==> run a <==
// clock
module clock(
    input clk,
    input rst,
    input adjust, up, up_ten,
    input h24, world_clock,
    input usa, england, spain,
    input sw_stopwatch,
    input sw_timer,
    input sw_alarm_set,
    input btn_stp_start,
    input btn_stp_reset,
    input btn_alarm_toggle,
    input btn_alarm_stop,
    output [7:0] seg_data, seg_com, seg7,
    output am, pm,
    output led4, led6, led8, 
    output LCD_RS, LCD_RW, LCD_E,
    output [7:0] LCD_DATA,
    output [3:0] rgb_r,
    output piezo_out 
    );
    wire tick_1hz;
    wire [1:0] adjust_mode;
    wire [3:0] cur_h_ten, cur_h_one, cur_m_ten, cur_m_one, cur_s_ten, cur_s_one;
    wire [3:0] disp_h_ten, disp_h_one; 
    wire [3:0] stp_m10, stp_m1, stp_s10, stp_s1, stp_ms10, stp_ms1;
    wire [3:0] stp_run_m10, stp_run_m1, stp_run_s10, stp_run_s1, stp_run_ms10, stp_run_ms1;
    wire [3:0] stp_lap_m10, stp_lap_m1, stp_lap_s10, stp_lap_s1, stp_lap_ms10, stp_lap_ms1;
    wire [3:0] tm_m10, tm_m1, tm_s10, tm_s1;
  ...
Settings: LEC_CHECK=0, ABC_AREA=0, CAP_MARGIN=20, CORE_ASPECT_RATIO=0.56, CORE_MARGIN=2, CORE_UTILIZATION=17, CTS_CLUSTER_DIAMETER=119, CTS_CLUSTER_SIZE=24, GPL_ROUTABILITY_DRIVEN=1, HOLD_SLACK_MARGIN=-0.07, SETUP_SLACK_MARGIN=-0.41, SLEW_MARGIN=20; clock period 7.69 ns.
run.sh (not shown) runs the stock make flow with config.mk's settings and CLKGATE_MAP_FILE=.
==> run b (differences from run a) <==
Settings changed: CORE_UTILIZATION 17 to 72, CTS_CLUSTER_DIAMETER 119 to 27, CTS_CLUSTER_SIZE 24 to 14, PLACE_DENSITY_LB_ADDON set to 0.29, SETUP_SLACK_MARGIN -0.41 to 0.66.
==> flow/constraint.sdc (replaced) <==
create_clock -name core_clock -period 5.97 [get_ports {clk}]
set_input_delay 1.1940 -clock core_clock [delete_from_list [all_inputs] [get_ports {clk}]]
set_output_delay 1.1940 -clock core_clock [all_outputs]
set_load 0.01 [all_outputs]
==> notes <==
In synthesized cell count, run b and run a do not differ.
Of run b and run a, run a has the higher die size (gap 76%, measured against run a).
Run b never finished: it broke off in global routing with GRT-0232. Run a finished but failed the layout checks on setup timing.
In synthesized area, run a and run b do not differ.

========
==> inputs of v7 <==
clock again, from the RTL that the note above started with.
clock: 20.0 ns
lec_check: 0
cap_margin: 10
cell_pad_in_sites_detail_placement: 2
core_aspect_ratio: 0.52
core_margin: 7
core_utilization: 68
hold_slack_margin: 0.12
max_routing_layer: met4
slew_margin: 20
==> inputs of v26, as changes to v7 <==
==> flow/config.mk (replaced) <==
export PLATFORM = sky130hd
export DESIGN_NAME = clock
export DESIGN_NICKNAME = clock
export VERILOG_FILES = /design/flow/design.v
export SDC_FILE = /design/flow/constraint.sdc
export NUM_CORES = 4
export LEC_CHECK = 0
export ABC_AREA = 1
export CAP_MARGIN = 20
export CORE_MARGIN = 2
export CORE_UTILIZATION = 72
export CTS_CLUSTER_DIAMETER = 202
export CTS_CLUSTER_SIZE = 22
export PLACE_DENSITY_LB_ADDON = 0.25
export SETUP_SLACK_MARGIN = -0.73
export SLEW_MARGIN = 20
==> flow/constraint.sdc (replaced) <==
create_clock -name core_clock -period 10.3 [get_ports {clk}]
set_input_delay 2.0600 -clock core_clock [delete_from_list [all_inputs] [get_ports {clk}]]
set_output_delay 2.0600 -clock core_clock [all_outputs]
set_load 0.01 [all_outputs]
==> notes <==
In synthesized area, v26 and v7 hardly differ.
Between v26 and v7, the lower die area is in v26 (gap about 16%, measured against v7).
Against v7, the synthesized cell count of v26 is larger by about 18%.
v7 ended with an error in detailed placement (3_5_place_dp). v26 completed, yet does not pass: negative setup slack.

========
==> v1: inputs <==
Starting RTL as in the previous note.
// clock
module clock(
    input clk,
    input rst,
    input adjust, up, up_ten,
    input h24, world_clock,
    input usa, england, spain,
    input sw_stopwatch,
    input sw_timer,
    input sw_alarm_set,
    input btn_stp_start,
    input btn_stp_reset,
    input btn_alarm_toggle,
    input btn_alarm_stop,
    output [7:0] seg_data, seg_com, seg7,
    output am, pm,
    output led4, led6, led8, 
    output LCD_RS, LCD_RW, LCD_E,
    output [7:0] LCD_DATA,
    output [3:0] rgb_r,
    output piezo_out 
    );
    wire tick_1hz;
    wire [1:0] adjust_mode;
    wire [3:0] cur_h_ten, cur_h_one, cur_m_ten, cur_m_one, cur_s_ten, cur_s_one;
    wire [3:0] disp_h_ten, disp_h_one; 
    wire [3:0] stp_m10, stp_m1, stp_s10, stp_s1, stp_ms10, stp_ms1;
    wire [3:0] stp_run_m10, stp_run_m1, stp_run_s10, stp_run_s1, stp_run_ms10, stp_run_ms1;
    wire [3:0] stp_lap_m10, stp_lap_m1, stp_lap_s10, stp_lap_s1, stp_lap_ms10, stp_lap_ms1;
    wire [3:0] tm_m10, tm_m1, tm_s10, tm_s1;
    wire [3:0] tm_set_m10, tm_set_m1, tm_set_s10, tm_set_s1;
    wire timer_alarm_on; 
  ...
Settings: LEC_CHECK=0, CAP_MARGIN=5, CORE_MARGIN=2, CORE_UTILIZATION=72, CTS_CLUSTER_DIAMETER=79, HOLD_SLACK_MARGIN=-0.09, SETUP_SLACK_MARGIN=3.45, SLEW_MARGIN=20, TNS_END_PERCENT=5; clock period 11.7 ns.
==> inputs of v12, as changes to v1 <==
==> flow/config.mk (replaced) <==
export PLATFORM = sky130hd
export DESIGN_NAME = clock
export DESIGN_NICKNAME = clock
export VERILOG_FILES = /design/flow/design.v
export SDC_FILE = /design/flow/constraint.sdc
export NUM_CORES = 4
export LEC_CHECK = 0
export CAP_MARGIN = 20
export CELL_PAD_IN_SITES_GLOBAL_PLACEMENT = 0
export CORE_MARGIN = 2
export CORE_UTILIZATION = 40
export CTS_CLUSTER_SIZE = 33
export MAX_ROUTING_LAYER = met4
export SLEW_MARGIN = 20
==> flow/constraint.sdc (replaced) <==
create_clock -name core_clock -period 29.3 [get_ports {clk}]
set_input_delay 5.8600 -clock core_clock [delete_from_list [all_inputs] [get_ports {clk}]]
set_output_delay 5.8600 -clock core_clock [all_outputs]
set_load 0.01 [all_outputs]
==> inputs of v25, as changes to v1 <==
==> flow/config.mk (replaced) <==
export PLATFORM = sky130hd
export DESIGN_NAME = clock
export DESIGN_NICKNAME = clock
export VERILOG_FILES = /design/flow/design.v
export SDC_FILE = /design/flow/constraint.sdc
export NUM_CORES = 4
export LEC_CHECK = 0
export ABC_AREA = 1
export CAP_MARGIN = 20
export CORE_MARGIN = 2
export CORE_UTILIZATION = 71
export CTS_CLUSTER_DIAMETER = 206
export CTS_CLUSTER_SIZE = 15
export PLACE_DENSITY = 0.35
export SETUP_SLACK_MARGIN = -0.83
export SLEW_MARGIN = 20
export TNS_END_PERCENT = 80
==> flow/constraint.sdc (replaced) <==
create_clock -name core_clock -period 10.3 [get_ports {clk}]
set_input_delay 2.0600 -clock core_clock [delete_from_list [all_inputs] [get_ports {clk}]]
set_output_delay 2.0600 -clock core_clock [all_outputs]
set_load 0.01 [all_outputs]
==> summary of the runs <==
- v12 completed with no timing, DRC or antenna violations. v25 finished with negative setup slack left. v1 produced a layout that fails on negative setup slack.
- Final cell count, lowest first: v1, v12, v25.
- Critical path depth: v12 is lower than v25 (37).
- Against v1, the wire length of v12 is lower by about 23%.
- In area after synthesis, v12 and v25 hardly differ.
- Between v25 and v12, the lower hold slack is in v12 (gap 0.038 ns).
- Die size: v12 is larger than v1 (78%).
- Synthesized cell count: v25 is higher than v1 (18%).
==> figures <==
                                                                                         v25                                  v1                      v12
Sequential cell area fraction in the yosys report                                      36.5%                               36.5%                    36.5%
Clock network area share                                                               2.71%                               4.48%                    5.29%
Critical Path Source                                      u_counter.cur_h_ten[1]$_DFFE_PP0P_  u_counter.cur_h_ten[3]$_DFFE_PP0P_                  england
Repair and plain buffers                                                                 328                                 351                       87
Inverters, non-clock                                                                     497                                  87                       87
Status                                                                       failed layout checks                failed layout checks  complete, no violations
Reasons for failing layout checks                                       negative setup slack                negative setup slack                        -
Post-layout net count                                                                   3374                                2899                     2638
Fin util                                                                               86.5%                               90.2%                    45.1%
Dpl ws                                                                              -1.83 ns                            -1.23 ns                  7.20 ns
Overall track demand over capacity in global routing                                   46.6%                               50.7%                    23.7%
Summed standard-cell area reported by yosys                                       0.0210 mm²                          0.0211 mm²               0.0211 mm²
Share of the final layout cell area in multi-input gates                               47.4%                               52.0%                    53.7%
Total met2 wirelength after detailed routing                                        34900 µm                            35400 µm                 28400 µm
Seq/total area                                                                         30.2%                               29.6%                    32.5%
Height of the die                                                                     176 µm                              175 µm                   233 µm
Met3 track utilization from global routing                                             11.6%                               15.7%                    3.15%
